Setup of run 1:
## Top_1553B_APB
module Top_1553B_APB
(
  APB_CLK,
  APB_RESETn,
  APB_RDATA,
  APB_READY,
  APB_SLVERR,
  APB_STRB,
  APB_PROT, 
  APB_ADDR,
  APB_ENABLE,
  APB_WRITE,
  APB_WDATA,
  APB_SEL,
  rx0_1553,
  tx0_1553,
  tx0_en,
  rx1_1553,
  tx1_1553,
  tx1_en
);
make LEC_CHECK=0 ABC_AREA=1 CAP_MARGIN=0 CELL_PAD_IN_SITES_DETAIL_PLACEMENT=0 CORE_MARGIN=2 CORE_UTILIZATION=72 CTS_CLUSTER_DIAMETER=346 CTS_CLUSTER_SIZE=21 GPL_ROUTABILITY_DRIVEN=0 GPL_TIMING_DRIVEN=1 HOLD_SLACK_MARGIN=0.29 MAX_ROUTING_LAYER=met5 MIN_ROUTING_LAYER=met1 PLACE_DENSITY=0.65 SETUP_SLACK_MARGIN=-0.0 SLEW_MARGIN=40 TNS_END_PERCENT=60 finish   # period 2.38 ns
run.sh (not shown) runs the stock make flow with config.mk's settings and CLKGATE_MAP_FILE=.
What the final checks of run 1 revealed, after a flow that finished every stage, was a layout that fails on setup timing.
Modified inputs, run 2 compared to run 1
- an added PLACE_DENSITY_LB_ADDON of 0.03
- a change of SLEW_MARGIN from 40 to 20
- a change of CAP_MARGIN from 0 to 20
- a deleted CTS_CLUSTER_DIAMETER that had been 346
- a change of ABC_AREA from 1 to 0
- a change of CTS_CLUSTER_SIZE from 21 to 20
- a deleted TNS_END_PERCENT that had been 60
- a change of SETUP_SLACK_MARGIN from -0.0 to 0.66
- a deleted PLACE_DENSITY that had been 0.65
- a change of the clock period (ns, I/O delays scaled along) from 2.38 to 2.33
--- outcome ---
- For run 2, the flow was terminated by a tool error in 4_1_cts and produced no final design.
- Summary of the comparison: count of different cell masters after synthesis is higher in run 2, relative to run 1.
- Synthesized area improves in run 2 relative to run 1.
- Post-place instance area (run 2 vs. run 1) decreases by a few percent
- Run 2 vs run 1: detailed placer's ending HPWL down
- Compared with run 1, run 2 shows a lower post-synthesis simple-gate area fraction.
- Taking run 1 as the reference, in run 2 synthesis area per yosys went down by about 4.3%; synthesized instance count went down about 38%.

---

## v29
Starting RTL as in the previous note.
Settings: LEC_CHECK=0, CAP_MARGIN=20, CORE_MARGIN=2, CORE_UTILIZATION=70, CTS_CLUSTER_SIZE=17, SLEW_MARGIN=20; clock period 2.49 ns.
STATUS run=v29 STAGES=ALL_DONE FINAL_CHECKS=FAILED CAUSE=negative setup slack
--- input diff v29..v7 ---
# v29
export LEC_CHECK = 0
export CAP_MARGIN = 20
export CORE_MARGIN = 2
export CORE_UTILIZATION = 70
export CTS_CLUSTER_SIZE = 17
export SLEW_MARGIN = 20
create_clock -name core_clock -period 2.49 [get_ports {APB_CLK}]
# v7
export LEC_CHECK = 0
export CAP_MARGIN = 20
export CORE_MARGIN = 2
export CORE_UTILIZATION = 72
export MAX_ROUTING_LAYER = met4
export SLEW_MARGIN = 20
create_clock -name core_clock -period 7.19 [get_ports {APB_CLK}]
[summary]
Looking at the reports, v7 completed the entire flow and the layout it produced met the timing, DRC and antenna checks. The slowest library cell on the worst path comes out dfrtp_1 in one run and and2_1 in the other, namely in v29 and v7 respectively. | via count | v7 vs v29 | about 3% lower |. Sequential share of layout area (higher): v7. On v7: total instance count after detailed placement is 258 lower than what v29 gave.
The inputs of v30 differ from those of v7 as listed below.
# v7
export LEC_CHECK = 0
export CAP_MARGIN = 20
export CORE_MARGIN = 2
export CORE_UTILIZATION = 72
export MAX_ROUTING_LAYER = met4
export SLEW_MARGIN = 20
create_clock -name core_clock -period 7.19 [get_ports {APB_CLK}]
# v30
export LEC_CHECK = 0
export ABC_AREA = 1
export CAP_MARGIN = 20
export CORE_MARGIN = 2
export CORE_UTILIZATION = 72
export SETUP_SLACK_MARGIN = 0.29
export SLEW_MARGIN = 20
create_clock -name core_clock -period 2.33 [get_ports {APB_CLK}]
Results
To summarise v30: no stage aborted, but the layout did not pass its checks, failing on negative setup slack. Main logic family after synthesis = AND-OR/OR-AND gates: v30; main logic family after synthesis = multiplexers: v7. Portion of total power attributed to combinational logic (lower): v7. Relative to v7, final-report setup violation count increased by 808 in v30. Compared with v7, v30 shows power consumption higher by 250%. Comparing v7 against v30, there is no change at all in async set-or-reset flop fraction in the synthesized netlist. Delta(synthesized area, v30 - v7) > 0.
Input-level comparison between v20 and v30:
# v30
export LEC_CHECK = 0
export ABC_AREA = 1
export CAP_MARGIN = 20
export CORE_MARGIN = 2
export CORE_UTILIZATION = 72
export SETUP_SLACK_MARGIN = 0.29
export SLEW_MARGIN = 20
create_clock -name core_clock -period 2.33 [get_ports {APB_CLK}]
# v20
export LEC_CHECK = 0
export CAP_MARGIN = 20
export CORE_MARGIN = 2
export CORE_UTILIZATION = 72
export CTS_CLUSTER_SIZE = 17
export SLEW_MARGIN = 20
create_clock -name core_clock -period 2.34 [get_ports {APB_CLK}]
Results
v20 vs. v30: slew of the pin with the lowest slew margin now larger; layout overhead on the synthesized area rose by 1.1 points.
v20: complete, dirty (negative setup slack)
Between v20 and v30, clock-buffer cell count is higher for v20, v30 comes in under that.
Summary — via-per-instance ratio, v20 relative to v30: higher, by 13%.
Main kind of combinational logic by area: multiplexers -> v20, AND-OR/OR-AND gates -> v30
[compare] base=v30 new=v20: clock group power up about 5%; global-route wire length before repair down 8.4 mm.

---

Starting RTL as in the previous note.
## Top_1553B_APB
module Top_1553B_APB
(
  APB_CLK,
  APB_RESETn,
  APB_RDATA,
  APB_READY,
  APB_SLVERR,
  APB_STRB,
  APB_PROT, 
  APB_ADDR,
  APB_ENABLE,
  APB_WRITE,
  APB_WDATA,
  APB_SEL,
  rx0_1553,
  tx0_1553,
  tx0_en,
  rx1_1553,
  tx1_1553,
  tx1_en
);
localparam DATAWIDTH = 32;
localparam APB_STRB_WIDTH = 8;
localparam REGSNUM = 8;
localparam REGS_ADDRWIDTH = 3;
input                               APB_CLK;
input                               APB_RESETn;
output [DATAWIDTH-1 : 0]            APB_RDATA;
output                              APB_READY;
output                              APB_SLVERR;
input  [APB_STRB_WIDTH-1 : 0]       APB_STRB;
input  [2 : 0]                      APB_PROT;
input  [DATAWIDTH-1 : 0]            APB_ADDR;
input                               APB_ENABLE;
input                               APB_WRITE;
input  [DATAWIDTH-1 : 0]            APB_WDATA;
input                               APB_SEL;
input     [1:0] rx0_1553;
output    [1:0] tx0_1553;
output    tx0_en;
input     [1:0] rx1_1553;
output    [1:0] tx1_1553;
output    tx1_en;
wire [DATAWIDTH*REGSNUM-1 : 0]    RegsDataOut;
wire [DATAWIDTH*REGSNUM-1 : 0]    RegsDataIn;
wire                              beWrdOut;
wire                              beReadOut;
wire [REGS_ADDRWIDTH-1 : 0]       RegsAddrOut;
APB_Slave_Interface#(
    .DATAWIDTH  (DATAWIDTH),
    .REGSNUM    (REGSNUM)
)APB_Inter_inst(
    .APB_CLK(APB_CLK),
    .APB_RESETn(APB_RESETn),
    .APB_RDATA(APB_RDATA),
    .APB_READY(APB_READY),
    .APB_SLVERR(APB_SLVERR),
    .APB_STRB(APB_STRB),
    .APB_PROT(APB_PROT), 
    .APB_ADDR(APB_ADDR),
  ...
==> flow/config.mk <==
export PLATFORM = sky130hd
export DESIGN_NAME = Top_1553B_APB
export DESIGN_NICKNAME = Top_1553B_APB
export VERILOG_FILES = /design/flow/design.v
export SDC_FILE = /design/flow/constraint.sdc
export NUM_CORES = 4
export LEC_CHECK = 0
export ABC_AREA = 1
export CAP_MARGIN = 20
export CORE_MARGIN = 2
export CORE_UTILIZATION = 72
export CTS_CLUSTER_DIAMETER = 203
export MAX_ROUTING_LAYER = met4
export PLACE_DENSITY_LB_ADDON = 0.03
export SLEW_MARGIN = 20
==> flow/constraint.sdc <==
create_clock -name core_clock -period 7.19 [get_ports {APB_CLK}]
set_input_delay 1.4380 -clock core_clock [delete_from_list [all_inputs] [get_ports {APB_CLK}]]
set_output_delay 1.4380 -clock core_clock [all_outputs]
set_load 0.01 [all_outputs]
The first run ran to the end with no violations.
Change:
Settings changed: ABC_AREA 1 to unset, CORE_UTILIZATION 72 to 40, CTS_CLUSTER_DIAMETER 203 to unset, MAX_ROUTING_LAYER met4 to unset, PLACE_DENSITY_LB_ADDON 0.03 to unset.
Clock period 7.19 ns to 4.19 ns, I/O delays scaled along.
After rerunning:
- The new run finished with timing, DRC and antenna clean
- wire length drops by roughly a tenth
- global-route usage drops by 17 points
- cell count drops by about a fifth
- area after synthesis drops by a few percent
- power climbs by well over a third
- clock power climbs by well over a third
- count of clock-buffer cells in the layout climbs by 15
- via count drops by a quarter to a third
- sequential cell count is unchanged
Change:
Settings changed: CORE_UTILIZATION 40 to 72, CTS_CLUSTER_SIZE set to 17, SETUP_SLACK_MARGIN set to -0.23.
Clock period 4.19 ns to 2.33 ns, I/O delays scaled along.
The changed run completed, yet does not pass: negative setup slack.
First-iteration DRC count is higher by 68%.
Power rose by about 80%.
Setup slack degrades by 1.0 ns.
Worst hold slack gains 0.017 ns.
Final area grows by 1.1%.
Clock power grows by about 80%.
Routed wire length increases by 20%.
Clock-buffer cell count went down by 39.
Register-to-register slack loses 1.0 ns.
Sequential share of layout area is lower by 0.68 points.
Synthesized area is unchanged.
Change:
Settings changed: CORE_UTILIZATION 72 to 71, CTS_CLUSTER_SIZE 17 to 46, PLACE_DENSITY_LB_ADDON set to 0.0, SETUP_SLACK_MARGIN -0.23 to 0.66, TNS_END_PERCENT set to 70.
What happened:
- The new run completed and failed the layout checks on negative setup slack
- worst setup slack degrades by 0.18 ns
- power came out higher by a few percent
- utilization goes up by 4.1 points
- cell count climbs by a few percent
- via count came out higher by roughly a tenth
- sequential power barely changes
- critical path depth stays the same
Change:
Settings changed: CORE_UTILIZATION 71 to 72, CTS_CLUSTER_SIZE 46 to 17, PLACE_DENSITY_LB_ADDON 0.0 to unset, SETUP_SLACK_MARGIN 0.66 to 0.69, TNS_END_PERCENT 70 to unset.
After rerunning: With this change the flow did not get past global routing (5_1_grt) (ODB-0269). Die area falls slightly. Synthesized area does not change. Synthesized cell count is unchanged.
Change:
Settings changed: CORE_UTILIZATION 72 to 64, CTS_CLUSTER_SIZE 17 to unset, SETUP_SLACK_MARGIN 0.69 to unset.
Clock period 2.33 ns to 4.83 ns, I/O delays scaled along.
The new run finished with timing, DRC and antenna clean.
Area after synthesis is unchanged.
Synthesized cell count does not change.
Die area came out higher by 12%.

---

Starting RTL as in the previous note.
## Top_1553B_APB
module Top_1553B_APB
(
  APB_CLK,
  APB_RESETn,
  APB_RDATA,
  APB_READY,
  APB_SLVERR,
  APB_STRB,
  APB_PROT, 
  APB_ADDR,
  APB_ENABLE,
  APB_WRITE,
  APB_WDATA,
  APB_SEL,
  rx0_1553,
  tx0_1553,
  tx0_en,
  rx1_1553,
  tx1_1553,
  tx1_en
);
clock: 2.86 ns
lec_check: 0
abc_area: 0
cap_margin: 20
cell_pad_in_sites_detail_placement: 0
cell_pad_in_sites_global_placement: 1
core_margin: 10
core_utilization: 48
gpl_routability_driven: 0
gpl_timing_driven: 1
max_routing_layer: met4
min_routing_layer: met2
place_density_lb_addon: 0.03
setup_slack_margin: -0.0
slew_margin: 20
The baseline went through all stages and came out clean.
Edit:
Settings changed: ABC_AREA 0 to 1, CELL_PAD_IN_SITES_GLOBAL_PLACEMENT 1 to unset, CORE_MARGIN 10 to 2, MAX_ROUTING_LAYER met4 to met5.
Outcome:
- The changed run finished but fails on negative setup slack
- routed wire length grows by 18%
- die area shrinks by about 4%
- maximum frequency shrinks by 2.9%
- via count grows by 39%
- area after synthesis grows by 4.5%
- critical path depth grows by 5
- sequential share of layout area shrinks by 2.3 points
- first-iteration DRC count grows by 75%
- worst setup slack degrades by 0.082 ns
- design area grows by about 3.7%
- clock power hardly moves
Edit:
Settings changed: ABC_AREA 1 to unset, CELL_PAD_IN_SITES_DETAIL_PLACEMENT 0 to unset, CORE_UTILIZATION 48 to 57, GPL_ROUTABILITY_DRIVEN 0 to unset, GPL_TIMING_DRIVEN 1 to unset, MAX_ROUTING_LAYER met5 to unset, MIN_ROUTING_LAYER met2 to unset, PLACE_DENSITY_LB_ADDON 0.03 to unset, SETUP_SLACK_MARGIN -0.0 to unset.
Clock period 2.86 ns to 5.25 ns, I/O delays scaled along.
The changed run finished clean.
Design area came out lower by a few percent.
Sequential power came out lower by well over a third.
Total power came out lower by well over a third.
Worst setup slack improves by 1.5 ns.
Die area came out lower by about a fifth.
Edit:
Settings changed: CORE_ASPECT_RATIO set to 1.74, CORE_UTILIZATION 57 to 40, PLACE_DENSITY_LB_ADDON set to 0.19.
Clock period 5.25 ns to 10.0 ns, I/O delays scaled along.
After rerunning: Die size came out higher by 42%. Core utilization falls by 19 points. Clock power shrinks by 50%. Wire length increases by 4.2%. Global-route usage is lower by 7.0 points. First-iteration DRC count decreases by 13%. Area after synthesis does not change. Total power is lower by 49%.
Edit:
Settings changed: CORE_ASPECT_RATIO 1.74 to unset, CORE_UTILIZATION 40 to 72, CTS_CLUSTER_SIZE set to 17, PLACE_DENSITY_LB_ADDON 0.19 to unset, SETUP_SLACK_MARGIN set to 0.36.
Clock period 10.0 ns to 2.33 ns, I/O delays scaled along.
=>
- This time the run reached the layout checks and failed them: negative setup slack
- core utilization rose by 43 points
- power came out higher to 4.6 times its value
- clock skew grows by 0.0088 ns
- worst setup slack loses 6.3 ns
- register-to-register slack is worse by 6.3 ns
- maximum frequency went up by about 50%
- area after synthesis stays the same
- wire length went up by 43%
- design area rose by 7.4%
Edit:
Settings changed: ABC_AREA set to 1, CAP_MARGIN 20 to 0, CELL_PAD_IN_SITES_DETAIL_PLACEMENT set to 0, CTS_CLUSTER_DIAMETER set to 346, CTS_CLUSTER_SIZE 17 to 15, GPL_ROUTABILITY_DRIVEN set to 0, GPL_TIMING_DRIVEN set to 1, MAX_ROUTING_LAYER set to met5, MIN_ROUTING_LAYER set to met1, PLACE_DENSITY set to 0.65, SETUP_SLACK_MARGIN 0.36 to -0.15.
The changed run ran to the end with violations: negative setup slack.
Global-route usage went down by 8.1 points.
First-iteration DRC count went down by about a fifth.
Power went down by a few percent.
Area after synthesis went up by a few percent.
Final cell count went up by well over a third.
Final area went down by a few percent.

---

Starting RTL as in the previous note.
==> flow/config.mk <==
export PLATFORM = sky130hd
export DESIGN_NAME = Top_1553B_APB
export DESIGN_NICKNAME = Top_1553B_APB
export VERILOG_FILES = /design/flow/design.v
export SDC_FILE = /design/flow/constraint.sdc
export NUM_CORES = 4
export LEC_CHECK = 0
export ABC_AREA = 1
export CAP_MARGIN = 20
export CORE_MARGIN = 2
export CORE_UTILIZATION = 72
export CTS_CLUSTER_DIAMETER = 203
export MAX_ROUTING_LAYER = met4
export PLACE_DENSITY_LB_ADDON = 0.03
export SETUP_SLACK_MARGIN = 1.75
export SLEW_MARGIN = 20
==> flow/constraint.sdc <==
create_clock -name core_clock -period 6.06 [get_ports {APB_CLK}]
set_input_delay 1.2120 -clock core_clock [delete_from_list [all_inputs] [get_ports {APB_CLK}]]
set_output_delay 1.2120 -clock core_clock [all_outputs]
set_load 0.01 [all_outputs]
Rerun with:
- SETUP_SLACK_MARGIN: 1.75 -> 1.98
- TNS_END_PERCENT: not set -> 5
- clock period: 6.06 -> 7.19 ns (I/O delays scaled with it)
- The new run completed with no timing, DRC or antenna violations
- worst hold slack gains 63 ps
- count of clock-buffer cells in the layout came out lower by 1
- wire length came out lower slightly
- final area barely changes
Rerun with:
- ABC_AREA: 1 -> not set
- CORE_UTILIZATION: 72 -> 70
- CTS_CLUSTER_DIAMETER: 203 -> not set
- CTS_CLUSTER_SIZE: not set -> 15
- MAX_ROUTING_LAYER: met4 -> not set
- PLACE_DENSITY_LB_ADDON: 0.03 -> not set
- SETUP_SLACK_MARGIN: 1.98 -> not set
- TNS_END_PERCENT: 5 -> not set
- clock period: 7.19 -> 2.35 ns (I/O delays scaled with it)
- Now the flow reached the layout checks and failed them: negative setup slack
- count of clock-buffer cells in the layout grows by 1
- total power rises to 2.9 times its value
- die area decreases by 1.6%
- cell count went down by 24%
- setup slack got worse by 3400 ps
- wire length is higher by 6.3%
- flip-flop count stays the same
- hold slack is worse by 140 ps
- cell area increases by 3.2%
- critical path depth went up by 2
Power figures rest on the tool's default switching activity, not on a simulated workload.
